$ cat flow/run.sh
#!/bin/bash
# the make line also repeats each setting of config.mk as NAME=value (left out here)
make -C /OpenROAD-flow-scripts/flow DESIGN_CONFIG=/design/flow/config.mk WORK_HOME=/design/flow/orfs CLKGATE_MAP_FILE= finish
$ cat flow/config.mk
export PLATFORM = sky130hd
export DESIGN_NAME = adc_mul
export DESIGN_NICKNAME = adc_mul
export VERILOG_FILES = /design/flow/design.v
export SDC_FILE = /design/flow/constraint.sdc
export NUM_CORES = 4
export LEC_CHECK = 0
export ABC_AREA = 1
export CAP_MARGIN = 0
export CORE_ASPECT_RATIO = 0.74
export CORE_MARGIN = 2
export CORE_UTILIZATION = 72
export CTS_CLUSTER_DIAMETER = 118
export CTS_CLUSTER_SIZE = 10
export PLACE_DENSITY = 0.43
export SLEW_MARGIN = 20
$ cat flow/constraint.sdc
create_clock -name core_clock -period 51.0 [get_ports {clk_i}]
set_input_delay 10.2000 -clock core_clock [delete_from_list [all_inputs] [get_ports {clk_i}]]
set_output_delay 10.2000 -clock core_clock [all_outputs]
set_load 0.01 [all_outputs]
$ cat flow/design.v
module adc_mul                   
(
    input  logic         clk_i,                                                
    input  logic         rst_i,                                                
    input  logic [11:0]  x_i,                                                  
    input  logic [11:0]  y_i,                                                  
    input  logic [11:0]  z_i,                                                  
    output logic [11:0]  fp_o                                                  
); 
    logic [31:0]    x_fp;                                                        
    logic [31:0]    y_fp;                                                        
    logic [31:0]    z_fp;                                                        
    logic [31:0]    mul_o_fp;                                                    
    logic [31:0]    div_o_fp;                                                    
    logic [31:0]    x_ffp;                                                       
    fixed_to_float converter1 (	
								.clk_i	    (clk_i) ,
								.rst_i	    (rst_i) ,
                                .fixed_in   (x_i)  ,
                                .float_out  (x_fp)  
                               );    
    fixed_to_float converter2 (
	 							.clk_i	    (clk_i) ,
								.rst_i	    (rst_i) ,
                                .fixed_in   (y_i)   ,
                                .float_out  (y_fp)  
                              );
    fixed_to_float converter3 (
	 							.clk_i      (clk_i) ,
								.rst_i		(rst_i) ,
                                .fixed_in   (z_i)   ,
                                .float_out  (z_fp)  
                              );
    qdiv_f div1 (
		.clk_i		    (clk_i)		    ,
		.rst_i			(rst_i)		    ,
        .a_i            (y_fp)          ,
        .b_i            (z_fp)          ,
        .result_o       (div_o_fp)
    );
    always_ff @( posedge clk_i or posedge rst_i ) begin 
        if(rst_i)begin
            x_ffp <= '0;
        end
        else  begin
            x_ffp <= x_fp;
        end
    end    
    qmul_f mul1 (
		.clk_i 	    	(clk_i)			,
		.rst_i   		(rst_i)		    ,
        .a_i            (x_ffp)         ,
        .b_i            (div_o_fp)      ,
        .result_o       (mul_o_fp)
    );
    float_to_fixed converter4 (	
								.clk_i 		    (clk_i)		     ,
								.rst_i			(rst_i)			 ,
                                .float_input    (mul_o_fp)       ,
                                .fixed_out      (fp_o)
                              );
endmodule
module fixed_to_float ( 
                            input  logic        clk_i       ,
                            input  logic        rst_i       ,
                            input  logic [11:0] fixed_in    ,                                    
                            output logic [31:0] float_out                                        
                      );
    logic [7:0]  exponent;                                                                       
    logic [22:0] mantissa;                                                                       
    logic [11:0] temp_fixed;                                                                     
    logic [4:0]  leading_zeros;                                                                  
    always_comb begin
        temp_fixed = 12'b0;         
        leading_zeros = 5'b0;
        exponent = 8'b0;
        mantissa = 23'b0;
        if (fixed_in == 12'b0) begin
            leading_zeros = 5'd12;                                                                 
        end else begin
    if (fixed_in[11:6] != 6'b000000) begin
        if (fixed_in[11:9] != 3'b000)
            leading_zeros = (fixed_in[11]) ? 5'd0 : (fixed_in[10]) ? 5'd1 : 5'd2;
        else
            leading_zeros = (fixed_in[8]) ? 5'd3 : (fixed_in[7]) ? 5'd4 : 5'd5;
    end else begin
        if (fixed_in[5:3] != 3'b000)
            leading_zeros = (fixed_in[5]) ? 5'd6 : (fixed_in[4]) ? 5'd7 : 5'd8;
        else
            leading_zeros = (fixed_in[2]) ? 5'd9 : (fixed_in[1]) ? 5'd10 : 5'd11;
    end
        end
        if (fixed_in != 0) begin
            exponent = 8'd127 + (5'd11 - leading_zeros);
            temp_fixed = fixed_in << leading_zeros;                                            
            mantissa = temp_fixed[10:0] << 23'd12;    
        end
    end
    always_ff @( posedge clk_i or posedge rst_i ) begin 
        if  (rst_i) begin
            float_out <= 32'b0;
        end
        else  begin
            float_out <=  {1'b0, exponent, mantissa};                                                   
        end
    end
endmodule
 module qdiv_f #(
    parameter I = 9,
    parameter F = 23,
    parameter bias = 8'd127
)
(
    input  logic             clk_i,
    input  logic             rst_i,
    input  logic [(I+F-1):0] a_i,                                                
    input  logic [(I+F-1):0] b_i,                                                
    output logic [(I+F-1):0] result_o                                            
);
    logic                 sign_a;
    logic   [(I-2):0]     exp_a;
    logic   [(F-1):0]     mant_a;
    logic   [F:0]         mant_a_extended;
    logic                 sign_b;
    logic   [(I-2):0]     exp_b;
    logic   [(F-1):0]     mant_b;
    logic   [F:0]         mant_b_extended;
    logic                 result_sign;
    logic   [(I-2):0]     exp_diff;
    logic   [(2*F)+1:0]   mant_quotient;                                         
    logic   [(F-1):0]     result_mant;
    logic   [(I-2):0]     result_exp;
    logic   [(I+F-1):0]   result;
    logic   [(I+F-1):0] zero_result, infinity_result, NaN;
    assign zero_result     = {result_sign, 31'b0};                               
    assign infinity_result = {result_sign, 8'b11111111, 23'b0};                  
    assign NaN             = 32'h7FC00000;                                       
    assign sign_a          = a_i[(I+F-1)];
    assign exp_a           = a_i[(I+F-2):F];
    assign mant_a          = a_i[(F-1):0];
    assign mant_a_extended = (exp_a == 0) ? {1'b0, mant_a} : {1'b1, mant_a};
    assign sign_b          = b_i[(I+F-1)];
    assign exp_b           = b_i[(I+F-2):F];
    assign mant_b          = b_i[(F-1):0];
    assign mant_b_extended = (exp_b == 0) ? {1'b0, mant_b} : {1'b1, mant_b};
    assign result_sign = sign_a ^ sign_b;
    always_comb begin
        exp_diff = '0;
        mant_quotient = '0;                                        
        result_mant = '0;
        result_exp = '0;
        if (exp_a == 0 && mant_a == 0 && exp_b == 0 && mant_b == 0) begin
            result = NaN;
        end else if (exp_a == 0 && mant_a == 0) begin
            result = zero_result;
        end else if (exp_b == 0 && mant_b == 0) begin
            result = infinity_result;
        end else if (exp_a == 8'b11111111 || exp_b == 8'b11111111) begin
            if (exp_a == 8'b11111111 && exp_b == 8'b11111111) begin
                result = NaN;                                                    
            end else begin
                result = infinity_result;                                        
            end
        end else begin
            exp_diff = exp_a - exp_b + bias;
            mant_quotient = {mant_a_extended, {(F+1){1'b0}}} / mant_b_extended;    
            if (mant_quotient[F+1]) begin
                result_mant = mant_quotient[F:1];                                
                result_exp = exp_diff;                                           
            end else begin
                result_mant = mant_quotient[F-1:0];                              
                result_exp = exp_diff - 8'd1;                                    
            end
            if (result_exp >= 8'b11111111) begin         
                result = infinity_result;                                        
            end else if (result_exp <= 0) begin     
                result = zero_result;                                            
            end else begin
                result = {result_sign, result_exp, result_mant};                 
            end
        end
    end
    always_ff @( posedge clk_i or posedge rst_i ) begin 
        if (rst_i) begin
            result_o    <=   '0;            
        end
        else begin
            result_o    <=   result;
        end
    end
endmodule
module qmul_f #(
    parameter I     = 9,                                                                                            
    parameter F     = 23,                                                                                           
    parameter bias  = 8'd127                                                                                           
)(
    input  logic             clk_i,                                                                                 
    input  logic             rst_i,
    input  logic [(I+F-1):0] a_i,                                                                                   
    input  logic [(I+F-1):0] b_i,                                                                                   
    output logic [(I+F-1):0] result_o                                                                               
);
    logic sign_a;
    logic [(I-2):0] exp_a;
    logic [(F-1):0] mant_a;
    logic [F:0]     mant_a_extended;
    logic sign_b;
    logic [(I-2):0] exp_b;
    logic [(F-1):0] mant_b;
    logic [F:0]     mant_b_extended;
    logic               result_sign;
    logic [(I-2):0]     exp_sum;                                                                                     
    logic [(F*2)+1:0]   mant_product;                                                                                
    logic [(F-1):0]     result_mant;
    logic [(I-2):0]     result_exp;
    logic [(I+F-1):0]   result;
    logic [(I+F-1):0] zero_result, infinity_result, NaN;
    assign zero_result     = {1'b0, {(I+F-1){1'b0}}};                                                                
    assign infinity_result = {1'b0, 8'b11111111, {F{1'b0}}};                                                        
    assign NaN             = {1'b0, 8'b11111111, 23'b10000000};                                                      
    assign sign_a          = a_i[(I+F-1)];
    assign exp_a           = a_i[(I+F-2):F];
    assign mant_a          = a_i[(F-1):0];
    assign mant_a_extended = (exp_a == 0) ? {1'b0, mant_a} : {1'b1, mant_a};                                         
    assign sign_b          = b_i[(I+F-1)];
    assign exp_b           = b_i[(I+F-2):F];
    assign mant_b          = b_i[(F-1):0];
    assign mant_b_extended = (exp_b == 0) ? {1'b0, mant_b} : {1'b1, mant_b};                                         
    assign result_sign = sign_a ^ sign_b;
    always_comb begin
        exp_sum = '0;
        mant_product = '0;
        result_mant = '0;
        result_exp = '0;
        if ((exp_a == 0 && mant_a == 0) || (exp_b == 0 && mant_b == 0)) begin
            result = zero_result;                                                                                    
        end 
        else if ((exp_a == 8'b11111111 && mant_a == 0) || (exp_b == 8'b11111111 && mant_b == 0)) begin
            result = infinity_result;                                                                                
        end 
        else if ((exp_a == 8'b11111111 && mant_a != 0) || (exp_b == 8'b11111111 && mant_b != 0)) begin
            result = NaN;                                                                                            
        end 
        else begin
            exp_sum = exp_a + exp_b - bias;
            mant_product = mant_a_extended * mant_b_extended;
            if (mant_product[(2*F) + 1]) begin
                result_mant = mant_product[(2*F):(F+1)];                                                               
                result_exp = exp_sum + 8'd1;                                                                            
            end 
            else begin
                result_mant = mant_product[(2*F)-1:F];                                                               
                result_exp = exp_sum;                                                                                
            end
            if (result_exp >= 8'b11111111) begin
                result = infinity_result;                                                                            
            end 
            else if (result_exp <= 0) begin
                result = zero_result;                                                                                
            end 
            else begin
                result = {result_sign, result_exp, result_mant};                                                     
            end
        end
    end
    always_ff @( posedge clk_i or posedge rst_i ) begin
        if (rst_i) 
            result_o    <=   '0;
        else
            result_o    <=   result;
    end 
endmodule
module float_to_fixed
(
    input   logic        clk_i,
    input   logic        rst_i,
    input   logic [31:0] float_input,                                                                         
    output  logic [11:0] fixed_out                                                                            
);
    logic        sign;
    logic [7:0]  exponent;
    logic [23:0] mantissa;
    logic [23:0] temp_fixed;                                                                                  
    logic [7:0]  exponent_bias;                                                                               
    logic [8:0]  actual_exponent;
    logic [11:0] fixed_output;
    always_comb begin
        actual_exponent = 9'b0;
        exponent_bias = 8'd127;
        sign        = float_input[31];                                                                      
        exponent    = float_input[30:23];
        mantissa    = {1'b1, float_input[22:0]};                                                              
        temp_fixed  = 24'b0;
        if (exponent < exponent_bias) begin
            fixed_output = 12'b0;
        end else if (exponent == 8'hFF) begin
            fixed_output = (float_input[22:0] == 23'b0) ? 12'b111111111111 : 12'b000000000000;                        
        end else begin
            actual_exponent = exponent - exponent_bias;
            if (actual_exponent < 0 && sign == 1'b1 ) begin                                                                   
                fixed_output = 12'b0;                                                                        
            end else if (actual_exponent >= 12) begin                                                        
                fixed_output    = 12'b111111111111;                                                             
            end else begin                                                                                   
                temp_fixed = mantissa >> (9'd23 - actual_exponent);                                          
                fixed_output = temp_fixed[11:0];                                                             
            end
        end
    end
    always_ff @( posedge clk_i or posedge rst_i ) begin
        if (rst_i) begin
            fixed_out     <=   12'b0;
        end
        else begin
            fixed_out     <=   fixed_output;
        end        
    end
endmodule
==> impl_metrics.ini, run 1 <==
; physical design summary
[synthesis]
post-synth-top-count-cell = nand2_1
netlist.area_leader.share = 0.131
synthArstFlopShare = 1.00
ys_top_logic_family = simple AND/OR/NAND/NOR gates
ys_area_um2 = 53700
yosys.area.top_type = nand2_1
synthTopCellsByArea = nand2_1 13%, ha_1 13%, inv_1 9.0%
netlist_top_cells_count = 1,881 x nand2_1, 1,289 x inv_1, 676 x nor2_1, 542 x ha_1, 468 x nand3_1
ys_warn_count = 5
synth_cell_types = 104
ys_cells = 8286
ys_ff = 146
postSynthAreaPerCell_um2 = 6.48
xor_share = 0.0647
synthMuxAreaShare = 0.00265
syn_area_um2 = 53700
synthCells = 8286
synthSimpleGateAreaFrac = 0.396
ff_type = dfrtp_1
ys_seq_share = 0.0680
edf_count = 0
adder_share = 0.209
synth_nets = 9089
yosys.area_share.aoi = 0.126

[placement]
dp_hpwl_um = 193000
place_inst = 11300
gp_congestion = 1.04
port-buffer-count = 49

[die]
fp-utilization = 0.725
fp.dieH_um = 239
die_w_um = 322
coreArea_um2 = 74100
num_io_pins = 50
die_area_um2 = 76800
rows = 86

[run_status]
status = stopped before the end
stop_error = [ERROR DPL-0038] Utilization greater than 100%, impossible to legalize
lastStage = clock tree synthesis
[per-stage QoR]
stage               area (um^2)  setup TNS, ns  utilization  worst slack (ns)
floorplan                 54800         -90.24            -            -18.05
global placement          71000         -40.10        0.957            -10.98
detailed placement        71000        -109.22        0.957            -19.87
==> run 2, diff against run 1 <==
Settings changed: ABC_AREA 1 to not set, CAP_MARGIN 0 to 20, CELL_PAD_IN_SITES_DETAIL_PLACEMENT set to 0, CORE_ASPECT_RATIO 0.74 to 1.48, CTS_CLUSTER_DIAMETER 118 to not set, CTS_CLUSTER_SIZE 10 to 74, GPL_TIMING_DRIVEN set to 1, PLACE_DENSITY 0.43 to 0.66, SETUP_SLACK_MARGIN set to -2.0, SLEW_MARGIN 20 to 0.
Clock period 51.0 ns to 92.8 ns, I/O delays scaled along.
==> run 2 against run 1 <==
Against the previous run:
- the layout now fails its checks (negative setup slack)
- die size is 7.3% lower
- area after synthesis shrank 7.5%
- synthesized cell count decreased by 22%
==> impl_metrics.ini, run 2 <==
; implementation run metrics
[critical_path]
cp_num_buf_inv = 17
worst-path-max-fanout = 28
cp.arrival_ns = 93.55
crit_family = AND-OR/OR-AND gates
worstRegToRegCells = 502
cp-startpoint = converter3.float_out[26]
worstPathRequired_ns = 93.16
r2r_slack_ns = -0.39
start_kind = register
rr_endpoint = div1.result_o[0]
slowest_stage = or4_4
endpoint = div1.result_o[0]
worstSetupPathType = reg -> reg
reg2reg_from = converter3.float_out[26]
cp-end-kind = register
cp_num_cells = 502
cp_slowest_stage_delay_ns = 0.62
crit_top_cell = o21a_1

[synthesis]
ff_type = dfrtp_1
ys_ff = 146
netlist.area_leader.share = 0.136
synthMuxAreaShare = 0.0450
yosys.area_share.aoi = 0.261
adder_share = 0.226
synthCells = 6465
yosys.area.top_type = ha_1
edf_count = 0
post-synth-top-count-cell = nor2_1
ys_warn_count = 5
syn_area_um2 = 49700
synth_cell_types = 186
ys_seq_share = 0.0735
ys_cells = 6465
synthSimpleGateAreaFrac = 0.271
ys_top_logic_family = simple AND/OR/NAND/NOR gates
postSynthAreaPerCell_um2 = 7.69
ys_area_um2 = 49700
xor_share = 0.0632
synthTopCellsByArea = ha_1 14%, fa_1 9.0%, dfrtp_1 7.3%
synthArstFlopShare = 1.00
netlist_top_cells_count = 592 x nor2_1, 567 x nand2_1, 542 x ha_1, 410 x a21oi_1, 401 x inv_1
synth_nets = 7268

[die]
num_io_pins = 50
fp-utilization = 0.726
die_area_um2 = 71200
rows = 117
coreArea_um2 = 68500
fp.dieH_um = 324
die_w_um = 220

[grt]
overflow = 0
grt_max_degree = 78
grt_pass1_wl_um = 244000
antenna_found_initial = 0
track_usage = 0.418
first_global_vias = 49800

[placement]
place_inst = 7407
gp_congestion = 1.02
port-buffer-count = 49
dp_hpwl_um = 119000

[job]
drv_cap = 0
warnings = 37

[sta]
relSlewSlack = 0.218
whs_ns = 0.350
worst_clock_skew_ns = 0.0236
hold_viol = 0
setup_viol = 1
period_needed_ns = 93.19
fmax_mhz = 10.7
slew_viol_final = 0
rsz0062_at_grt = true
fin_ws_ns = -0.390
worst_slew_pin_slew_ns = 1.17
fin_crit_sh = 1.00

[run_status]
so.violations = negative setup slack
status = finished with violations

[clocking]
clockRootBuffer = clkbuf_16
h-tree-depth = 4
cts_tree = done
clock_sinks = 146
cts_buffers = 17
clk_path_buf_depth = 2
clk_latency_ns = 0.47
clk_pin_slew_ns = 0.08

[detailed_routing]
routed-via-count = 51900
drtPass1Iterations = 8
drcViolationCount = 0
num_antenna_cells = 0
viasPerCell = 6.91
wirelength_um = 155000
postRouteAntennaNets = 0
drtIter0Drc = 4683
route.detailed.wl_per_inst_um = 20.6

[worst_hold_path]
hold_end = x_ffp[26]
hold_class = reg -> reg
min_from = converter1.float_out[26]
hold_depth = 0

[cells_and_area]
final_net_count = 7414
finalNonFillerCells = 7516
syn_to_final_growth_pct = 7.83
run 2: area by class of cell:
cell class | instances | area, um^2
Clock inverter | 14 | 184
Timing Repair Buffer | 359 | 2870
Inverter | 405 | 1530
Multi-Input combinational cell | 5682 | 43800
Tap cell | 892 | 1120
Clock buffer | 18 | 439
Sequential cell | 146 | 3650
Fill cell | 5213 | 14900
run 2: routing by layer:
metal,vias up,wire [um],global-route usage
li1,23900,-,-
met1,24500,57100,0.473
met2,2586,75900,0.739
met3,872,10400,0.0429
met4,0,11400,0.278
met5,-,0,0
run 2: what timing repair did:
| item | CTS | global route |
|---|---|---|
| resized | 3 | 92 |
| pin swaps | 0 | 54 |
| buffers inserted | 3 | 73 |
| setup endpoints to repair | 1 | 3 |
| hold buffers | 0 | 0 |
| gates cloned | 0 | 3 |
run 2: metrics by stage:
stage	cell area (um^2)	setup TNS (ns)	util	worst slack, ns
2_1_floorplan	50100	-1.98	-	-1.98
3_5_place_dp	52000	-2.46	0.758	-2.46
5_1_grt	53600	-11.22	0.782	-6.60
3_3_place_gp	52000	0	0.758	0.0355
6_report	53600	-0.390	0.782	-0.390
4_1_cts	52600	-1.83	0.768	-1.83
==> run 3, diff against run 2 <==
Settings changed: CTS_CLUSTER_SIZE 74 to not set, PLACE_DENSITY 0.66 to not set.
Clock period 92.8 ns to 80.0 ns, I/O delays scaled along.
==> run 3 against run 2 <==
Against the previous run:
- the run now fails in clock tree synthesis
- synthesized cell count did not move
- die size unchanged
- area after synthesis is the same
==> impl_metrics.ini, run 3 <==
; physical design summary
[synthesis]
edf_count = 0
synth_cell_types = 186
synth_nets = 7268
ys_warn_count = 5
ys_cells = 6465
postSynthAreaPerCell_um2 = 7.69
synthArstFlopShare = 1.00
ys_ff = 146
post-synth-top-count-cell = nor2_1
xor_share = 0.0632
yosys.area.top_type = ha_1
ys_area_um2 = 49700
ff_type = dfrtp_1
synthTopCellsByArea = ha_1 14%, fa_1 9.0%, dfrtp_1 7.3%
synthCells = 6465
adder_share = 0.226
syn_area_um2 = 49700
yosys.area_share.aoi = 0.261
synthMuxAreaShare = 0.0450
synthSimpleGateAreaFrac = 0.271
netlist.area_leader.share = 0.136
netlist_top_cells_count = 592 x nor2_1, 567 x nand2_1, 542 x ha_1, 410 x a21oi_1, 401 x inv_1
ys_top_logic_family = simple AND/OR/NAND/NOR gates
ys_seq_share = 0.0735

[run_status]
lastStage = clock tree synthesis
stop_error = [ERROR DPL-0033] detailed placement checks failed during check placement.
status = stopped before the end

[die]
fp-utilization = 0.726
die_area_um2 = 71200
num_io_pins = 50
die_w_um = 220
coreArea_um2 = 68500
fp.dieH_um = 324
rows = 117

[placement]
port-buffer-count = 49
gp_congestion = 1.08
place_area_um2 = 65800
dp_hpwl_um = 180000
run 3: metrics by stage:
| step | hold WS [ns] | std cells | worst slack [ns] |
|---|---|---|---|
| global placement | 0.333 | 9165 | -4.12 |
| detailed placement | 0.335 | 9165 | -12.68 |
| floorplan | 0.331 | 6465 | -10.95 |
==> run 4, diff against run 3 <==
Settings changed: CAP_MARGIN 20 to 35, CELL_PAD_IN_SITES_DETAIL_PLACEMENT 0 to 2, CORE_ASPECT_RATIO 1.48 to not set, CORE_UTILIZATION 72 to 41, CTS_CLUSTER_SIZE set to 48, GPL_ROUTABILITY_DRIVEN set to 1, GPL_TIMING_DRIVEN 1 to not set, PLACE_DENSITY_LB_ADDON set to 0.2, SLEW_MARGIN 0 to 40.
Clock period 80.0 ns to 51.7 ns, I/O delays scaled along.
==> run 4 against run 3 <==
Against the previous run:
- the flow stops in detailed placement
- die size grew 74%
- synthesized cell count is the same
- area after synthesis is the same
==> impl_metrics.ini, run 4 <==
; physical design summary
[run_status]
status = stopped before the end
lastStage = detailed placement
stop_error = [ERROR DPL-0033] detailed placement checks failed during check placement.

[synthesis]
post-synth-top-count-cell = nor2_1
synth_nets = 7268
ys_top_logic_family = simple AND/OR/NAND/NOR gates
ys_area_um2 = 49700
synthSimpleGateAreaFrac = 0.271
syn_area_um2 = 49700
synthTopCellsByArea = ha_1 14%, fa_1 9.0%, dfrtp_1 7.3%
ys_seq_share = 0.0735
netlist.area_leader.share = 0.136
ff_type = dfrtp_1
synth_cell_types = 186
yosys.area_share.aoi = 0.261
synthMuxAreaShare = 0.0450
yosys.area.top_type = ha_1
adder_share = 0.226
netlist_top_cells_count = 592 x nor2_1, 567 x nand2_1, 542 x ha_1, 410 x a21oi_1, 401 x inv_1
ys_ff = 146
ys_cells = 6465
xor_share = 0.0632
edf_count = 0
synthArstFlopShare = 1.00
synthCells = 6465
postSynthAreaPerCell_um2 = 7.69
ys_warn_count = 5

[die]
rows = 127
num_io_pins = 50
fp-utilization = 0.414
die_area_um2 = 124000
fp.dieH_um = 352
die_w_um = 352
coreArea_um2 = 120000

[placement]
port-buffer-count = 49
gp_congestion = 0.969
[run 4: per-stage QoR]
stage	hold slack (ns)	cells	setup TNS, ns	setup WS, ns
after global placement	0.334	10100	-202.93	-32.81
after floorplan	0.331	6465	-264.37	-39.24
==> run 5, diff against run 4 <==
Settings changed: CAP_MARGIN 35 to 20, CELL_PAD_IN_SITES_DETAIL_PLACEMENT 2 to not set, CELL_PAD_IN_SITES_GLOBAL_PLACEMENT set to 1, CORE_UTILIZATION 41 to 16, CTS_CLUSTER_DIAMETER set to 230, CTS_CLUSTER_SIZE 48 to not set, GPL_ROUTABILITY_DRIVEN 1 to not set, GPL_TIMING_DRIVEN set to 1, MIN_ROUTING_LAYER set to met2, PLACE_DENSITY_LB_ADDON 0.2 to 0.19, SETUP_SLACK_MARGIN -2.0 to not set, SLEW_MARGIN 40 to 20.
Clock period 51.7 ns to 69.4 ns, I/O delays scaled along.
==> run 5 against run 4 <==
Against the previous run:
- now fails the layout checks on negative setup slack
- die size increased to 2.5 times the previous value
- area after synthesis unchanged
- synthesized cell count unchanged
==> impl_metrics.ini, run 5 <==
; implementation run metrics
[synthesis]
netlist_top_cells_count = 592 x nor2_1, 567 x nand2_1, 542 x ha_1, 410 x a21oi_1, 401 x inv_1
yosys.area_share.aoi = 0.261
syn_area_um2 = 49700
synthSimpleGateAreaFrac = 0.271
yosys.area.top_type = ha_1
ys_seq_share = 0.0735
ys_area_um2 = 49700
xor_share = 0.0632
synthMuxAreaShare = 0.0450
postSynthAreaPerCell_um2 = 7.69
ys_top_logic_family = simple AND/OR/NAND/NOR gates
synthArstFlopShare = 1.00
post-synth-top-count-cell = nor2_1
ys_ff = 146
synth_nets = 7268
ff_type = dfrtp_1
synthCells = 6465
ys_cells = 6465
adder_share = 0.226
ys_warn_count = 5
edf_count = 0
synthTopCellsByArea = ha_1 14%, fa_1 9.0%, dfrtp_1 7.3%
netlist.area_leader.share = 0.136
synth_cell_types = 186

[detailed_routing]
route.detailed.wl_per_inst_um = 17.9
met1_length_um = 0
drtPass1Iterations = 30
wirelength_um = 233000
viasPerCell = 6.17
drcViolationCount = 0
routed-via-count = 80600
drtIter0Drc = 9533
postRouteAntennaNets = 0
top_layer_used = met5
met3_length_um = 98000
wl_met2_um = 124000

[critical_path]
worst-path-max-fanout = 7
worstSetupPathType = reg -> reg
cp_num_buf_inv = 65
worstPathRequired_ns = 69.78
cp-startpoint = converter3.float_out[28]
cp.arrival_ns = 88.27
reg2reg_from = converter3.float_out[28]
rr_endpoint = div1.result_o[0]
endpoint = div1.result_o[0]
cp-end-kind = register
cp_num_cells = 507
worstRegToRegCells = 507
r2r_slack_ns = -18.49
cp_slowest_stage_delay_ns = 0.56
crit_top_cell = o21a_1
slowest_stage = or4_4
start_kind = register
crit_family = AND-OR/OR-AND gates

[job]
drv_cap = 0
warnings = 37

[grt]
grt_max_degree = 57
antenna_found_initial = 2
grt_pass1_wl_um = 351000
overflow = 0
track_usage = 0.216
first_global_vias = 90200

[cells_and_area]
finalNonFillerCells = 13100
syn_to_final_growth_pct = 55.0
final_net_count = 9719
stdcell_area_um2 = 77100
final_util = 0.249
fillers = 34100

[worst_hold_path]
min_from = converter1.float_out[18]
hold_class = reg -> reg
hold_depth = 0
hold_end = x_ffp[18]

[clocking]
clockRootBuffer = clkbuf_16
clock_sinks = 146
cts_buffers = 17
h-tree-depth = 4
clk_latency_ns = 0.49
clk_pin_slew_ns = 0.08
postCtsHoldBufs = 0
cts_tree = done
clk_path_buf_depth = 2

[run_status]
status = finished with violations
so.violations = negative setup slack

[sta]
slew_viol_final = 0
fin_ws_ns = -18.49
rsz0062_at_grt = true
finalSetupTns_ns = -68.55
setup_viol = 7
hold_viol = 0
fmax_mhz = 11.4
relSlewSlack = 0.192
worst_slew_pin_slew_ns = 1.20
period_needed_ns = 87.89
worst_clock_skew_ns = 0.0220
fin_crit_sh = 1.27

[die]
num_io_pins = 50
coreArea_um2 = 309000
die_w_um = 561
rows = 204
fp.dieH_um = 561
die_area_um2 = 315000
fp-utilization = 0.161

[placement]
place_area_um2 = 72300
port-buffer-count = 49
gp_congestion = 0.898
dp_hpwl_um = 185000
place_inst = 12700
[run 5: final cells by class]
class	instances	area, um^2	area share
inverters	405	1530	0.0198
well taps	4120	5150	0.0669
flip-flops and latches	146	3660	0.0475
clock buffers	17	425	0.00552
multi-input cells	5681	45700	0.593
repair buffers	2665	20400	0.265
clock inverters	15	199	0.00258
diodes	17	42.5	0.000552
[run 5: layer usage]
metal  vias up  track usage
met5         -       0.0235
met1     29000            -
li1      28300            -
met2     21800        0.266
met3      1416        0.298
met4        24       0.0126
[run 5: what timing repair did]
item / 4_1_cts / 5_1_grt
resized: 171 / 208
pin swaps: 151 / 230
endpoints found under the hold margin: 0 / 0
gates cloned: 6 / 1
setup endpoints to repair: 7 / 8
buffers inserted: 192 / 109
[run 5: through the flow]
stage / setup slack (ns) / hold slack, ns
floorplan: -21.54 / 0.331
global placement: -18.54 / 0.333
detailed placement: -19.74 / 0.335
CTS: -17.23 / 0.340
global route: -24.10 / 0.349
finish: -18.49 / 0.339
==> run 6, diff against run 5 <==
Settings changed: CAP_MARGIN 20 to 25, CELL_PAD_IN_SITES_GLOBAL_PLACEMENT 1 to 0, CORE_MARGIN 2 to 10, CORE_UTILIZATION 16 to 56, CTS_CLUSTER_DIAMETER 230 to 204, GPL_ROUTABILITY_DRIVEN set to 0, MIN_ROUTING_LAYER met2 to not set, PLACE_DENSITY set to 0.64, PLACE_DENSITY_LB_ADDON 0.19 to not set, TNS_END_PERCENT set to 80.
Clock period 69.4 ns to 148.0 ns, I/O delays scaled along.
==> run 6 against run 5 <==
Against the previous run:
- the run now finishes clean
- via count decreased by 40%
- register-to-register slack improved by 57 ns
- die size decreased by 68%
- final cell count decreased by 42%
- highest routed layer is now met4
==> impl_metrics.ini, run 6 <==
; implementation run metrics
[run_status]
status = finished clean

[grt]
track_usage = 0.277
first_global_vias = 45800
overflow = 0
grt_max_degree = 79
antenna_found_initial = 1
grt_pass1_wl_um = 239000

[die]
num_io_pins = 50
rows = 109
die_w_um = 318
die_area_um2 = 101000
fp.dieH_um = 318
coreArea_um2 = 88200
fp-utilization = 0.563

[critical_path]
crit_top_cell = o21a_1
worstSetupPathType = reg -> reg
cp-end-kind = register
reg2reg_from = converter3.float_out[21]
cp-startpoint = converter3.float_out[21]
endpoint = div1.result_o[0]
rr_endpoint = div1.result_o[0]
slowest_stage = a2111oi_2
cp_slowest_stage_delay_ns = 0.75
worst-path-max-fanout = 34
start_kind = register
worstRegToRegCells = 498
cp_num_cells = 498
cp_num_buf_inv = 13
cp.arrival_ns = 109.91
worstPathRequired_ns = 148.36
crit_family = AND-OR/OR-AND gates
r2r_slack_ns = 38.45

[clocking]
cts_buffers = 17
h-tree-depth = 4
clock_sinks = 146
cts_setup_buffers = 0
clk_pin_slew_ns = 0.08
clk_latency_ns = 0.47
clockRootBuffer = clkbuf_16
cts_tree = done
clk_path_buf_depth = 2
ctsResizeCount = 0
postCtsHoldBufs = 0

[detailed_routing]
viasPerCell = 6.36
wirelength_um = 146000
routed-via-count = 48000
num_antenna_cells = 0
postRouteAntennaNets = 0
drcViolationCount = 0
drtPass1Iterations = 6
drtIter0Drc = 3858
route.detailed.wl_per_inst_um = 19.4

[worst_hold_path]
hold_end = x_ffp[26]
hold_depth = 0
hold_class = reg -> reg
min_from = converter1.float_out[26]

[job]
drv_cap = 0
warnings = 34

[placement]
place_area_um2 = 50700
place_ws_ns = 39.93
port-buffer-count = 49
dp_hpwl_um = 116000
place_inst = 7509

[synthesis]
ys_ff = 146
adder_share = 0.226
yosys.area_share.aoi = 0.261
syn_area_um2 = 49700
ys_seq_share = 0.0735
synthMuxAreaShare = 0.0450
post-synth-top-count-cell = nor2_1
synthSimpleGateAreaFrac = 0.271
synth_nets = 7268
synthTopCellsByArea = ha_1 14%, fa_1 9.0%, dfrtp_1 7.3%
netlist_top_cells_count = 592 x nor2_1, 567 x nand2_1, 542 x ha_1, 410 x a21oi_1, 401 x inv_1
netlist.area_leader.share = 0.136
ys_warn_count = 5
synthArstFlopShare = 1.00
synthCells = 6465
ys_area_um2 = 49700
postSynthAreaPerCell_um2 = 7.69
xor_share = 0.0632
ys_cells = 6465
yosys.area.top_type = ha_1
ff_type = dfrtp_1
edf_count = 0
ys_top_logic_family = simple AND/OR/NAND/NOR gates
synth_cell_types = 186

[sta]
fin_crit_sh = 0.740
period_needed_ns = 109.55
worst_slew_pin_slew_ns = 1.05
fmax_mhz = 9.13
fin_ws_ns = 38.45
hold_viol = 0
setup_viol = 0
finalSetupTns_ns = 0
worst_clock_skew_ns = 0.0217
slew_viol_final = 0
rsz0062_at_grt = false
relSlewSlack = 0.281

[cells_and_area]
regArea_um2 = 3650
final_util = 0.582
syn_to_final_growth_pct = 3.34
fillers = 8309
logic_area_um2 = 43100
finalNonFillerCells = 7542
final_net_count = 7167
stdcell_area_um2 = 51400
## run 6: routing by layer
metal / vias to the layer above / global-route usage / routed length, um
met5: - / 0 / 0
met4: 0 / 0.0940 / 5190
met3: 310 / 0.0200 / 7140
met2: 1491 / 0.473 / 68300
met1: 22700 / 0.365 / 65500
li1: 23400 / - / -
## run 6: stage by stage
| step | hold slack, ns |
|---|---|
| after detailed placement | 0.335 |
| after CTS | 0.352 |
| final | 0.351 |
| after global placement | 0.333 |
| after global routing | 0.360 |
| after floorplan | 0.331 |
## run 6: area by class of cell
| cell class | count | area share |
|---|---|---|
| well taps | 1165 | 0.0284 |
| inverters | 405 | 0.0297 |
| flip-flops and latches | 146 | 0.0711 |
| clock inverters | 15 | 0.00370 |
| repair buffers | 115 | 0.0192 |
| clock buffers | 17 | 0.00828 |
| multi-input cells | 5679 | 0.840 |
==> run 7, diff against run 6 <==
Settings changed: ABC_AREA set to 1, CAP_MARGIN 25 to 20, CELL_PAD_IN_SITES_DETAIL_PLACEMENT set to 0, CELL_PAD_IN_SITES_GLOBAL_PLACEMENT 0 to not set, CORE_ASPECT_RATIO set to 1.13, CORE_MARGIN 10 to 2, CORE_UTILIZATION 56 to 72, CTS_CLUSTER_DIAMETER 204 to not set, CTS_CLUSTER_SIZE set to 74, GPL_ROUTABILITY_DRIVEN 0 to not set, HOLD_SLACK_MARGIN set to -0.06, PLACE_DENSITY 0.64 to 0.66, SETUP_SLACK_MARGIN set to -2.0, SLEW_MARGIN 20 to 5, TNS_END_PERCENT 80 to 5.
Clock period 148.0 ns to 56.4 ns, I/O delays scaled along.
==> run 7 against run 6 <==
Against the previous run:
- the flow now stops in clock tree synthesis
- die size down 24%
- area after synthesis up 8.1%
- synthesized cell count increased by 28%
==> impl_metrics.ini, run 7 <==
; physical design summary
[synthesis]
synthMuxAreaShare = 0.00265
yosys.area.top_type = nand2_1
netlist.area_leader.share = 0.131
ys_top_logic_family = simple AND/OR/NAND/NOR gates
ys_ff = 146
postSynthAreaPerCell_um2 = 6.48
synthSimpleGateAreaFrac = 0.396
ff_type = dfrtp_1
synth_cell_types = 104
xor_share = 0.0647
synthTopCellsByArea = nand2_1 13%, ha_1 13%, inv_1 9.0%
ys_area_um2 = 53700
netlist_top_cells_count = 1,881 x nand2_1, 1,289 x inv_1, 676 x nor2_1, 542 x ha_1, 468 x nand3_1
ys_warn_count = 5
synth_nets = 9089
post-synth-top-count-cell = nand2_1
ys_seq_share = 0.0680
yosys.area_share.aoi = 0.126
synthCells = 8286
synthArstFlopShare = 1.00
ys_cells = 8286
edf_count = 0
syn_area_um2 = 53700
adder_share = 0.209

[run_status]
lastStage = clock tree synthesis
status = stopped before the end
stop_error = [ERROR DPL-0038] Utilization greater than 100%, impossible to legalize

[placement]
place_ws_ns = -15.09
dp_hpwl_um = 200000
port-buffer-count = 49
gp_congestion = 1.08

[die]
num_io_pins = 50
die_area_um2 = 76800
rows = 106
coreArea_um2 = 73900
die_w_um = 261
fp-utilization = 0.727
fp.dieH_um = 294
[run 7: per-stage QoR]
step                cells  instance area (um^2)  setup TNS [ns]
global placement    11300                 71100          -17.02
detailed placement  11300                 71100          -66.11
floorplan            8286                 54500          -54.16
==> run 8, diff against run 7 <==
Settings changed: ABC_AREA 1 to not set, CORE_ASPECT_RATIO 1.13 to 1.48, CORE_UTILIZATION 72 to 66, CTS_CLUSTER_DIAMETER set to 29, CTS_CLUSTER_SIZE 74 to not set, HOLD_SLACK_MARGIN -0.06 to -0.1, PLACE_DENSITY 0.66 to not set, SLEW_MARGIN 5 to 0, TNS_END_PERCENT 5 to 75.
Clock period 56.4 ns to 36.2 ns, I/O delays scaled along.
==> run 8 against run 7 <==
Against the previous run:
- the flow stops in global routing
- die size is 0.98% higher
- area after synthesis decreased by 7.5%
- synthesized cell count down 22%
==> impl_metrics.ini, run 8 <==
; physical design summary
[run_status]
status = stopped before the end
lastStage = global routing
stop_error = [ERROR GRT-0232] Routing congestion too high. Check the congestion heatmap in the GUI.

[placement]
port-buffer-count = 49
dp_hpwl_um = 159000
gp_congestion = 1.11

[synthesis]
ys_area_um2 = 49700
yosys.area.top_type = ha_1
xor_share = 0.0632
ys_top_logic_family = simple AND/OR/NAND/NOR gates
yosys.area_share.aoi = 0.261
ys_warn_count = 5
netlist.area_leader.share = 0.136
ys_ff = 146
synthTopCellsByArea = ha_1 14%, fa_1 9.0%, dfrtp_1 7.3%
post-synth-top-count-cell = nor2_1
edf_count = 0
synthSimpleGateAreaFrac = 0.271
synthArstFlopShare = 1.00
netlist_top_cells_count = 592 x nor2_1, 567 x nand2_1, 542 x ha_1, 410 x a21oi_1, 401 x inv_1
synthCells = 6465
postSynthAreaPerCell_um2 = 7.69
ys_seq_share = 0.0735
synthMuxAreaShare = 0.0450
syn_area_um2 = 49700
synth_cell_types = 186
synth_nets = 7268
ys_cells = 6465
adder_share = 0.226
ff_type = dfrtp_1

[die]
fp-utilization = 0.666
die_w_um = 230
die_area_um2 = 77600
fp.dieH_um = 338
coreArea_um2 = 74600
rows = 122
num_io_pins = 50

[clocking]
cts_buffers = 17
clk_path_buf_depth = 2
clock_sinks = 146
h-tree-depth = 4
clockRootBuffer = clkbuf_16

[grt]
overflow = 72
track_usage = 0.663
run 8: repair_timing:
item                       4_1_cts
pin swaps                       38
hold endpoints to repair         0
gates resized                   45
gates cloned                     1
hold buffers                     0
buffers inserted                22
setup endpoints to repair       17
run 8: through the flow:
stage	setup WS [ns]	cell area (um^2)	instances	setup TNS [ns]
after floorplan	-54.74	51200	6465	-493.91
after detailed placement	-51.73	66800	9365	-465.34
after global placement	-47.83	66800	9365	-415.04
after CTS	-50.95	67700	9419	-457.22
run 8: routing by layer:
| layer | overflow | track usage |
|---|---|---|
| met1 | 2 | 0.646 |
| met4 | 30 | 0.624 |
| met2 | 38 | 0.914 |
| met5 | 0 | 0.287 |
| met3 | 2 | 0.435 |
==> run 9, diff against run 8 <==
Settings changed: CELL_PAD_IN_SITES_DETAIL_PLACEMENT 0 to not set, CORE_ASPECT_RATIO 1.48 to not set, CTS_CLUSTER_DIAMETER 29 to not set, GPL_TIMING_DRIVEN 1 to not set, HOLD_SLACK_MARGIN -0.1 to not set, SETUP_SLACK_MARGIN -2.0 to not set, SLEW_MARGIN 0 to 20, TNS_END_PERCENT 75 to not set.
Clock period 36.2 ns to 84.9 ns, I/O delays scaled along.
==> run 9 against run 8 <==
Against the previous run:
- die size about the same
- area after synthesis unchanged
- synthesized cell count unchanged
- now fails the layout checks on negative setup slack
==> impl_metrics.ini, run 9 <==
; implementation run metrics
[run_status]
so.violations = negative setup slack
status = finished with violations

[placement]
port-buffer-count = 49
place_inst = 7871
dp_hpwl_um = 124000
gp_congestion = 1.00
place_ws_ns = -2.24
place_area_um2 = 55600

[synthesis]
netlist.area_leader.share = 0.136
synth_cell_types = 186
synth_nets = 7268
netlist_top_cells_count = 592 x nor2_1, 567 x nand2_1, 542 x ha_1, 410 x a21oi_1, 401 x inv_1
synthTopCellsByArea = ha_1 14%, fa_1 9.0%, dfrtp_1 7.3%
syn_area_um2 = 49700
ff_type = dfrtp_1
postSynthAreaPerCell_um2 = 7.69
ys_area_um2 = 49700
ys_warn_count = 5
xor_share = 0.0632
synthSimpleGateAreaFrac = 0.271
yosys.area.top_type = ha_1
edf_count = 0
post-synth-top-count-cell = nor2_1
ys_cells = 6465
synthCells = 6465
synthArstFlopShare = 1.00
adder_share = 0.226
synthMuxAreaShare = 0.0450
yosys.area_share.aoi = 0.261
ys_seq_share = 0.0735
ys_top_logic_family = simple AND/OR/NAND/NOR gates
ys_ff = 146

[critical_path]
reg2reg_from = converter3.float_out[22]
crit_family = AND-OR/OR-AND gates
worstPathRequired_ns = 85.25
endpoint = div1.result_o[0]
cp_slowest_stage_delay_ns = 0.58
crit_top_cell = o21a_1
worstSetupPathType = reg -> reg
r2r_slack_ns = -2.02
cp-end-kind = register
cp-startpoint = converter3.float_out[22]
cp_num_buf_inv = 22
start_kind = register
slowest_stage = or4_4
worstRegToRegCells = 508
worst-path-max-fanout = 6
cp_num_cells = 508
cp.arrival_ns = 87.27
rr_endpoint = div1.result_o[0]

[detailed_routing]
routed-via-count = 53200
drcViolationCount = 0
postRouteAntennaNets = 0
drtPass1Iterations = 6
viasPerCell = 6.59
drtIter0Drc = 4890
wirelength_um = 162000
route.detailed.wl_per_inst_um = 20.1
num_antenna_cells = 0

[clocking]
clockRootBuffer = clkbuf_16
cts_buffers = 17
cts_tree = done
h-tree-depth = 4
clk_latency_ns = 0.46
clock_sinks = 146
postCtsHoldBufs = 0
clk_path_buf_depth = 2
clk_pin_slew_ns = 0.08

[die]
fp.dieH_um = 278
die_w_um = 278
num_io_pins = 50
coreArea_um2 = 74400
die_area_um2 = 77500
rows = 100
fp-utilization = 0.668

[grt]
overflow = 0
first_global_vias = 51700
track_usage = 0.405
grt_max_degree = 93
antenna_found_initial = 0
grt_pass1_wl_um = 262000

[sta]
fin_ws_ns = -2.02
worst_slew_pin_slew_ns = 1.06
setup_viol = 1
rsz0062_at_grt = true
fmax_mhz = 11.5
hold_viol = 0
slew_viol_final = 0
worst_clock_skew_ns = 0.0178
period_needed_ns = 86.92
relSlewSlack = 0.291
fin_crit_sh = 1.02

[worst_hold_path]
min_from = converter1.float_out[22]
hold_depth = 0
hold_end = x_ffp[22]
hold_class = reg -> reg

[cells_and_area]
stdcell_area_um2 = 58500
syn_to_final_growth_pct = 17.6
final_net_count = 7896
finalNonFillerCells = 8075

[job]
drv_cap = 0
warnings = 39
run 9: metal layers:
metal	wire length, um	track usage	vias up
li1	-	-	24900
met1	67400	0.525	25200
met2	75200	0.683	2481
met3	12400	0.0501	575
met4	7330	0.168	0
met5	0	0	-
run 9: cell type report:
class,count,area [um^2]
fillers,5541,16000
multi-input cells,5680,45000
clock inverters,13,129
well taps,969,1210
clock buffers,19,433
flip-flops and latches,146,3650
repair buffers,843,6500
inverters,405,1530
run 9: metrics by stage:
step / util / setup TNS, ns / hold slack [ns]
after floorplan: - / -10.82 / 0.331
after global placement: 0.747 / 0 / 0.334
after detailed placement: 0.747 / -2.25 / 0.335
after CTS: 0.772 / -0.287 / 0.346
after global routing: 0.785 / -13.26 / 0.351
final: 0.785 / -2.02 / 0.345
run 9: what timing repair did:
item / in CTS / in global routing
endpoints found under the setup margin: 2 / 3
gates cloned: 1 / 0
endpoints found under the hold margin: 0 / 0
buffers inserted: 95 / 76
resized: 128 / 91
pin swaps: 148 / 151
==> run 10, diff against run 9 <==
Settings changed: CELL_PAD_IN_SITES_DETAIL_PLACEMENT set to 0, CORE_ASPECT_RATIO set to 1.48, GPL_TIMING_DRIVEN set to 1, PLACE_DENSITY set to 0.6, SETUP_SLACK_MARGIN set to -2.0, SLEW_MARGIN 20 to 0.
Clock period 84.9 ns to 32.7 ns, I/O delays scaled along.
==> run 10 against run 9 <==
Against the previous run:
- the flow now stops in global routing
- die size about the same
- synthesized cell count unchanged
- area after synthesis did not move
==> impl_metrics.ini, run 10 <==
; physical design summary
[run_status]
status = stopped before the end
lastStage = global routing
stop_error = [ERROR GRT-0116] Global routing finished with congestion. Check the congestion regions in the DRC Viewer.

[synthesis]
ys_area_um2 = 49700
ys_ff = 146
netlist_top_cells_count = 592 x nor2_1, 567 x nand2_1, 542 x ha_1, 410 x a21oi_1, 401 x inv_1
ys_cells = 6465
ys_top_logic_family = simple AND/OR/NAND/NOR gates
ff_type = dfrtp_1
synthTopCellsByArea = ha_1 14%, fa_1 9.0%, dfrtp_1 7.3%
synthMuxAreaShare = 0.0450
postSynthAreaPerCell_um2 = 7.69
synthCells = 6465
syn_area_um2 = 49700
adder_share = 0.226
yosys.area_share.aoi = 0.261
ys_seq_share = 0.0735
netlist.area_leader.share = 0.136
yosys.area.top_type = ha_1
edf_count = 0
synth_nets = 7268
post-synth-top-count-cell = nor2_1
ys_warn_count = 5
xor_share = 0.0632
synthSimpleGateAreaFrac = 0.271
synthArstFlopShare = 1.00
synth_cell_types = 186

[clocking]
clockRootBuffer = clkbuf_16
clock_sinks = 146
cts_buffers = 17
h-tree-depth = 4
clk_path_buf_depth = 2

[die]
die_area_um2 = 77600
fp-utilization = 0.666
die_w_um = 230
rows = 122
num_io_pins = 50
coreArea_um2 = 74600
fp.dieH_um = 338

[placement]
dp_hpwl_um = 157000
port-buffer-count = 49
place_ws_ns = -57.16
place_area_um2 = 66600
gp_congestion = 1.03

[grt]
overflow = 7
track_usage = 0.646
## run 10: what timing repair did
action / in CTS
pin swaps: 48
setup endpoints to repair: 18
setup buffers: 77
resized: 54
cloned: 1
hold buffers: 0
## run 10: metrics by stage
step	instances	util	TNS [ns]
after floorplan	6465	-	-555.52
after global placement	9341	0.892	-478.97
after detailed placement	9341	0.892	-545.45
after CTS	9451	0.911	-530.30
## run 10: per-layer routing
metal | GRT overflow | track usage
met4 | 2 | 0.672
met2 | 5 | 0.928
met3 | 0 | 0.395
met1 | 0 | 0.607
met5 | 0 | 0.0925
==> run 11, diff against run 10 <==
Settings changed: CORE_UTILIZATION 66 to 58, TNS_END_PERCENT set to 35.
Clock period 32.7 ns to 26.2 ns, I/O delays scaled along.
==> run 11 against run 10 <==
Against the previous run:
- synthesized cell count unchanged
- the layout now fails its checks (negative setup slack)
- die size grew 14%
- area after synthesis unchanged
==> impl_metrics.ini, run 11 <==
; implementation run metrics
[run_status]
status = finished with violations
so.violations = negative setup slack

[synthesis]
synthCells = 6465
ys_seq_share = 0.0735
adder_share = 0.226
netlist.area_leader.share = 0.136
ff_type = dfrtp_1
netlist_top_cells_count = 592 x nor2_1, 567 x nand2_1, 542 x ha_1, 410 x a21oi_1, 401 x inv_1
postSynthAreaPerCell_um2 = 7.69
syn_area_um2 = 49700
synthTopCellsByArea = ha_1 14%, fa_1 9.0%, dfrtp_1 7.3%
ys_area_um2 = 49700
yosys.area.top_type = ha_1
synth_cell_types = 186
synthMuxAreaShare = 0.0450
synthSimpleGateAreaFrac = 0.271
synthArstFlopShare = 1.00
ys_top_logic_family = simple AND/OR/NAND/NOR gates
synth_nets = 7268
ys_ff = 146
ys_cells = 6465
yosys.area_share.aoi = 0.261
post-synth-top-count-cell = nor2_1
edf_count = 0
xor_share = 0.0632
ys_warn_count = 5

[critical_path]
worst-path-max-fanout = 8
slowest_stage = or4_2
rr_endpoint = div1.result_o[0]
cp-end-kind = register
crit_family = AND-OR/OR-AND gates
cp_slowest_stage_delay_ns = 0.75
cp-startpoint = converter3.float_out[22]
r2r_slack_ns = -62.43
worstRegToRegCells = 489
start_kind = register
crit_top_cell = o21a_1
worstPathRequired_ns = 26.56
cp.arrival_ns = 88.99
worstSetupPathType = reg -> reg
cp_num_buf_inv = 27
cp_num_cells = 489
endpoint = div1.result_o[0]
reg2reg_from = converter3.float_out[22]

[detailed_routing]
wirelength_um = 195000
num_antenna_cells = 0
drtPass1Iterations = 9
viasPerCell = 6.25
drtIter0Drc = 4371
route.detailed.wl_per_inst_um = 19.8
routed-via-count = 61200
postRouteAntennaNets = 0
drcViolationCount = 0

[die]
coreArea_um2 = 84900
die_area_um2 = 88100
num_io_pins = 50
rows = 130
fp-utilization = 0.585
fp.dieH_um = 360
die_w_um = 245

[cells_and_area]
finalNonFillerCells = 9804
fillers = 5462
final_net_count = 9472
final_util = 0.837
stdcell_area_um2 = 71100
syn_to_final_growth_pct = 43.0

[job]
warnings = 39
drv_cap = 0

[grt]
grt_pass1_wl_um = 300000
first_global_vias = 62300
overflow = 0
track_usage = 0.413
antenna_found_initial = 1
grt_max_degree = 88

[worst_hold_path]
hold_end = x_ffp[17]
hold_depth = 0
min_from = converter1.float_out[17]
hold_class = reg -> reg

[clocking]
clockRootBuffer = clkbuf_16
h-tree-depth = 4
cts_tree = done
clk_latency_ns = 0.47
postCtsHoldBufs = 0
clk_path_buf_depth = 2
clk_pin_slew_ns = 0.08
clock_sinks = 146
cts_buffers = 17

[sta]
period_needed_ns = 88.63
setup_viol = 20
worst_clock_skew_ns = 0.0183
slew_viol_final = 0
rsz0062_at_grt = true
relSlewSlack = 0.186
fin_ws_ns = -62.43
worst_slew_pin_slew_ns = 1.22
hold_viol = 0
fmax_mhz = 11.3
fin_crit_sh = 3.38

[placement]
port-buffer-count = 49
place_ws_ns = -61.31
dp_hpwl_um = 143000
place_area_um2 = 67000
place_inst = 9497
gp_congestion = 0.999
run 11: per-stage QoR:
stage               setup TNS, ns  hold slack [ns]
detailed placement        -645.63            0.335
global route              -695.53            0.355
floorplan                 -682.20            0.331
CTS                       -613.38            0.346
global placement          -610.64            0.333
finish                    -639.98            0.345
run 11: what timing repair did:
item,4_1_cts,5_1_grt
hold endpoints to repair,0,0
gates resized,118,187
buffers inserted,159,115
setup endpoints to repair,20,20
pin swaps,131,135
gates cloned,2,1
run 11: area by class of cell:
cell class / instances / area, um^2 / area share
Timing Repair Buffer: 2418 / 18500 / 0.261
Tap cell: 1122 / 1400 / 0.0197
Inverter: 405 / 1530 / 0.0215
Clock inverter: 15 / 213 / 0.00299
Clock buffer: 17 / 425 / 0.00598
Sequential cell: 146 / 3650 / 0.0514
Multi-Input combinational cell: 5681 / 45400 / 0.638
run 11: metal layers:
metal,GRT usage,part of all wire,up-vias
met5,0,0.000093,-
met4,0.291,0.084,2
met3,0.0473,0.065,1190
met2,0.752,0.49,2921
met1,0.438,0.36,29000
li1,-,-,28100
==> run 12, diff against run 11 <==
Settings changed: CORE_UTILIZATION 58 to 68, CTS_CLUSTER_DIAMETER set to 29, CTS_CLUSTER_SIZE set to 36, HOLD_SLACK_MARGIN set to -0.1, PLACE_DENSITY 0.6 to not set, TNS_END_PERCENT 35 to 75.
Clock period 26.2 ns to 37.2 ns, I/O delays scaled along.
==> run 12 against run 11 <==
Against the previous run:
- die size is 15% lower
- synthesized cell count stayed put
- the run now fails in global routing
- area after synthesis stayed put
==> impl_metrics.ini, run 12 <==
; physical design summary
[synthesis]
ff_type = dfrtp_1
ys_area_um2 = 49700
synthCells = 6465
synthTopCellsByArea = ha_1 14%, fa_1 9.0%, dfrtp_1 7.3%
synth_nets = 7268
ys_cells = 6465
netlist.area_leader.share = 0.136
yosys.area_share.aoi = 0.261
synthArstFlopShare = 1.00
synth_cell_types = 186
xor_share = 0.0632
ys_top_logic_family = simple AND/OR/NAND/NOR gates
yosys.area.top_type = ha_1
edf_count = 0
postSynthAreaPerCell_um2 = 7.69
post-synth-top-count-cell = nor2_1
ys_warn_count = 5
netlist_top_cells_count = 592 x nor2_1, 567 x nand2_1, 542 x ha_1, 410 x a21oi_1, 401 x inv_1
syn_area_um2 = 49700
synthMuxAreaShare = 0.0450
synthSimpleGateAreaFrac = 0.271
ys_ff = 146
ys_seq_share = 0.0735
adder_share = 0.226

[clocking]
cts_buffers = 17
clk_path_buf_depth = 2
h-tree-depth = 4
clockRootBuffer = clkbuf_16
clock_sinks = 146

[placement]
place_area_um2 = 66200
port-buffer-count = 49
gp_congestion = 1.02
dp_hpwl_um = 161000

[die]
die_w_um = 226
fp-utilization = 0.687
fp.dieH_um = 333
die_area_um2 = 75300
coreArea_um2 = 72400
rows = 120
num_io_pins = 50

[run_status]
stop_error = [ERROR GRT-0116] Global routing finished with congestion. Check the congestion regions in the DRC Viewer.
lastStage = global routing
status = stopped before the end

[grt]
overflow = 45
track_usage = 0.765
[run 12: what timing repair did]
action | in CTS
endpoints found under the setup margin | 17
pin swaps | 51
gates resized | 61
buffers inserted | 38
hold buffers | 0
cloned | 1
[run 12: per-layer routing]
metal,GRT usage,GRT overflow
met3,0.656,1
met2,0.936,31
met5,0.382,0
met4,0.763,13
met1,0.720,0
[run 12: stage by stage]
| stage | cells | setup WS, ns |
|---|---|---|
| 3_5_place_dp | 9272 | -52.62 |
| 4_1_cts | 9342 | -52.58 |
| 2_1_floorplan | 6465 | -53.74 |
| 3_3_place_gp | 9272 | -47.16 |
==> run 13, diff against run 12 <==
Settings changed: CORE_UTILIZATION 68 to 70, CTS_CLUSTER_DIAMETER 29 to not set, CTS_CLUSTER_SIZE 36 to not set, HOLD_SLACK_MARGIN -0.1 to not set, TNS_END_PERCENT 75 to not set.
Clock period 37.2 ns to 80.3 ns, I/O delays scaled along.
==> run 13 against run 12 <==
Against the previous run:
- the run again fails in global routing
- synthesized cell count unchanged
- area after synthesis unchanged
- die size down 2.8%
==> impl_metrics.ini, run 13 <==
; physical design summary
[synthesis]
post-synth-top-count-cell = nor2_1
ys_ff = 146
edf_count = 0
ys_cells = 6465
ff_type = dfrtp_1
ys_seq_share = 0.0735
synth_cell_types = 186
synth_nets = 7268
ys_top_logic_family = simple AND/OR/NAND/NOR gates
syn_area_um2 = 49700
xor_share = 0.0632
yosys.area.top_type = ha_1
postSynthAreaPerCell_um2 = 7.69
synthTopCellsByArea = ha_1 14%, fa_1 9.0%, dfrtp_1 7.3%
synthArstFlopShare = 1.00
netlist.area_leader.share = 0.136
yosys.area_share.aoi = 0.261
ys_warn_count = 5
synthCells = 6465
ys_area_um2 = 49700
synthSimpleGateAreaFrac = 0.271
netlist_top_cells_count = 592 x nor2_1, 567 x nand2_1, 542 x ha_1, 410 x a21oi_1, 401 x inv_1
synthMuxAreaShare = 0.0450
adder_share = 0.226

[die]
die_area_um2 = 73200
fp.dieH_um = 328
fp-utilization = 0.709
die_w_um = 223
num_io_pins = 50
coreArea_um2 = 70100
rows = 118

[clocking]
clock_sinks = 146
clk_path_buf_depth = 2
h-tree-depth = 4
clockRootBuffer = clkbuf_16
cts_buffers = 17

[placement]
gp_congestion = 1.04
dp_hpwl_um = 168000
port-buffer-count = 49
place_ws_ns = -10.87
place_inst = 9164

[run_status]
status = stopped before the end
stop_error = [ERROR GRT-0116] Global routing finished with congestion. Check the congestion regions in the DRC Viewer.
lastStage = global routing

[grt]
track_usage = 0.975
overflow = 3690
## run 13: layer usage
metal  overflow  track usage
met5         15        0.651
met4        867         1.07
met3        156        0.845
met2       2491         1.16
met1        161        0.896
## run 13: what timing repair did
item / CTS
resized: 100
gates cloned: 2
hold buffers: 0
endpoints found under the setup margin: 5
buffers inserted: 58
pin swaps: 79
## run 13: through the flow
stage	setup TNS (ns)	instance area, um^2
floorplan	-27.10	51100
global placement	-5.89	65800
detailed placement	-26.74	65800
CTS	-28.69	67200
==> run 14, diff against run 13 <==
Settings changed: ABC_AREA set to 1, CORE_UTILIZATION 70 to 72, CTS_CLUSTER_SIZE set to 74, PLACE_DENSITY set to 0.66, SLEW_MARGIN 0 to 5.
Clock period 80.3 ns to 84.1 ns, I/O delays scaled along.
==> run 14 against run 13 <==
Against the previous run:
- the run now finishes clean
- die size up 5.0%
- synthesized cell count up 28%
- area after synthesis up 8.1%
==> impl_metrics.ini, run 14 <==
; implementation run metrics
[synthesis]
adder_share = 0.209
synthCells = 8286
ys_ff = 146
ys_top_logic_family = simple AND/OR/NAND/NOR gates
synthTopCellsByArea = nand2_1 13%, ha_1 13%, inv_1 9.0%
ys_seq_share = 0.0680
ys_area_um2 = 53700
post-synth-top-count-cell = nand2_1
ys_cells = 8286
postSynthAreaPerCell_um2 = 6.48
yosys.area_share.aoi = 0.126
netlist_top_cells_count = 1,881 x nand2_1, 1,289 x inv_1, 676 x nor2_1, 542 x ha_1, 468 x nand3_1
edf_count = 0
xor_share = 0.0647
synth_cell_types = 104
syn_area_um2 = 53700
yosys.area.top_type = nand2_1
ff_type = dfrtp_1
synthArstFlopShare = 1.00
ys_warn_count = 5
netlist.area_leader.share = 0.131
synthMuxAreaShare = 0.00265
synth_nets = 9089
synthSimpleGateAreaFrac = 0.396

[die]
rows = 121
die_area_um2 = 76900
die_w_um = 229
num_io_pins = 50
coreArea_um2 = 73700
fp-utilization = 0.729
fp.dieH_um = 336

[worst_hold_path]
hold_class = reg -> reg
min_from = converter1.float_out[15]
hold_depth = 0
hold_end = x_ffp[15]

[placement]
gp_congestion = 1.03
place_area_um2 = 54300
dp_hpwl_um = 131000
port-buffer-count = 49
place_inst = 9162

[critical_path]
crit_top_cell = nand2_1
start_kind = register
cp-end-kind = register
r2r_slack_ns = 5.27
worstSetupPathType = reg -> reg
worstPathRequired_ns = 84.49
worstRegToRegCells = 533
worst-path-max-fanout = 43
cp_slowest_stage_delay_ns = 0.61
endpoint = div1.result_o[0]
slowest_stage = nor2_2
reg2reg_from = converter2.float_out[24]
crit_family = simple AND/OR/NAND/NOR gates
cp_num_buf_inv = 72
rr_endpoint = div1.result_o[0]
cp.arrival_ns = 79.21
cp_num_cells = 533
cp-startpoint = converter2.float_out[24]

[detailed_routing]
top_layer_used = met4
route.detailed.wl_per_inst_um = 18.1
postRouteAntennaNets = 0
drcViolationCount = 0
wirelength_um = 168000
viasPerCell = 6.05
drtIter0Drc = 4109
drtPass1Iterations = 6
met1_length_um = 56600
routed-via-count = 56100
met3_length_um = 11600
wl_met2_um = 83500

[grt]
grt_pass1_wl_um = 264000
first_global_vias = 55200
overflow = 0
grt_max_degree = 81
antenna_found_initial = 5
track_usage = 0.420

[sta]
fin_crit_sh = 0.937
relSlewSlack = 0.323
whs_ns = 0.352
slew_viol_final = 0
worst_slew_pin_slew_ns = 1.02
fmax_mhz = 12.7
period_needed_ns = 78.83
setup_viol = 0
hold_viol = 0
worst_clock_skew_ns = 0.0195

[cells_and_area]
final_net_count = 9077
stdcell_area_um2 = 55800
finalNonFillerCells = 9277
syn_to_final_growth_pct = 3.83
final_util = 0.757

[clocking]
clk_latency_ns = 0.51
clk_pin_slew_ns = 0.08
h-tree-depth = 4
clockRootBuffer = clkbuf_16
cts_tree = done
cts_buffers = 17
clk_path_buf_depth = 2
clock_sinks = 146

[run_status]
status = finished clean

[job]
drv_cap = 0
warnings = 36
run 14: cell type report:
type                       count  area [um^2]
timing repair inverter         1         5.00
tap                          984         1230
timing repair buffer         146         1270
multi-input combinational   6503        43200
clock buffer                  18          429
fill                        6063        17900
sequential                   146         3650
clock inverter                14          139
inverter                    1459         5840
antenna                        6         15.0
run 14: metrics by stage:
stage / setup TNS [ns] / setup WS, ns
CTS: -0.947 / -0.947
global placement: 0 / 1.98
floorplan: 0 / 7.65
global route: -2.89 / -2.41
detailed placement: -0.717 / -0.717
finish: 0 / 5.27
run 14: timing repair:
action / in CTS / in global routing
hold buffers: 0 / 0
gates resized: 0 / 69
endpoints found under the setup margin: 0 / 4
setup buffers: 0 / 62
run 14: layer usage:
layer  global-route usage  vias to the layer above
met5                    0                        -
met4                0.352                        0
met3               0.0639                     1087
met2                0.771                     2605
met1                0.417                    25700
li1                     -                    26700
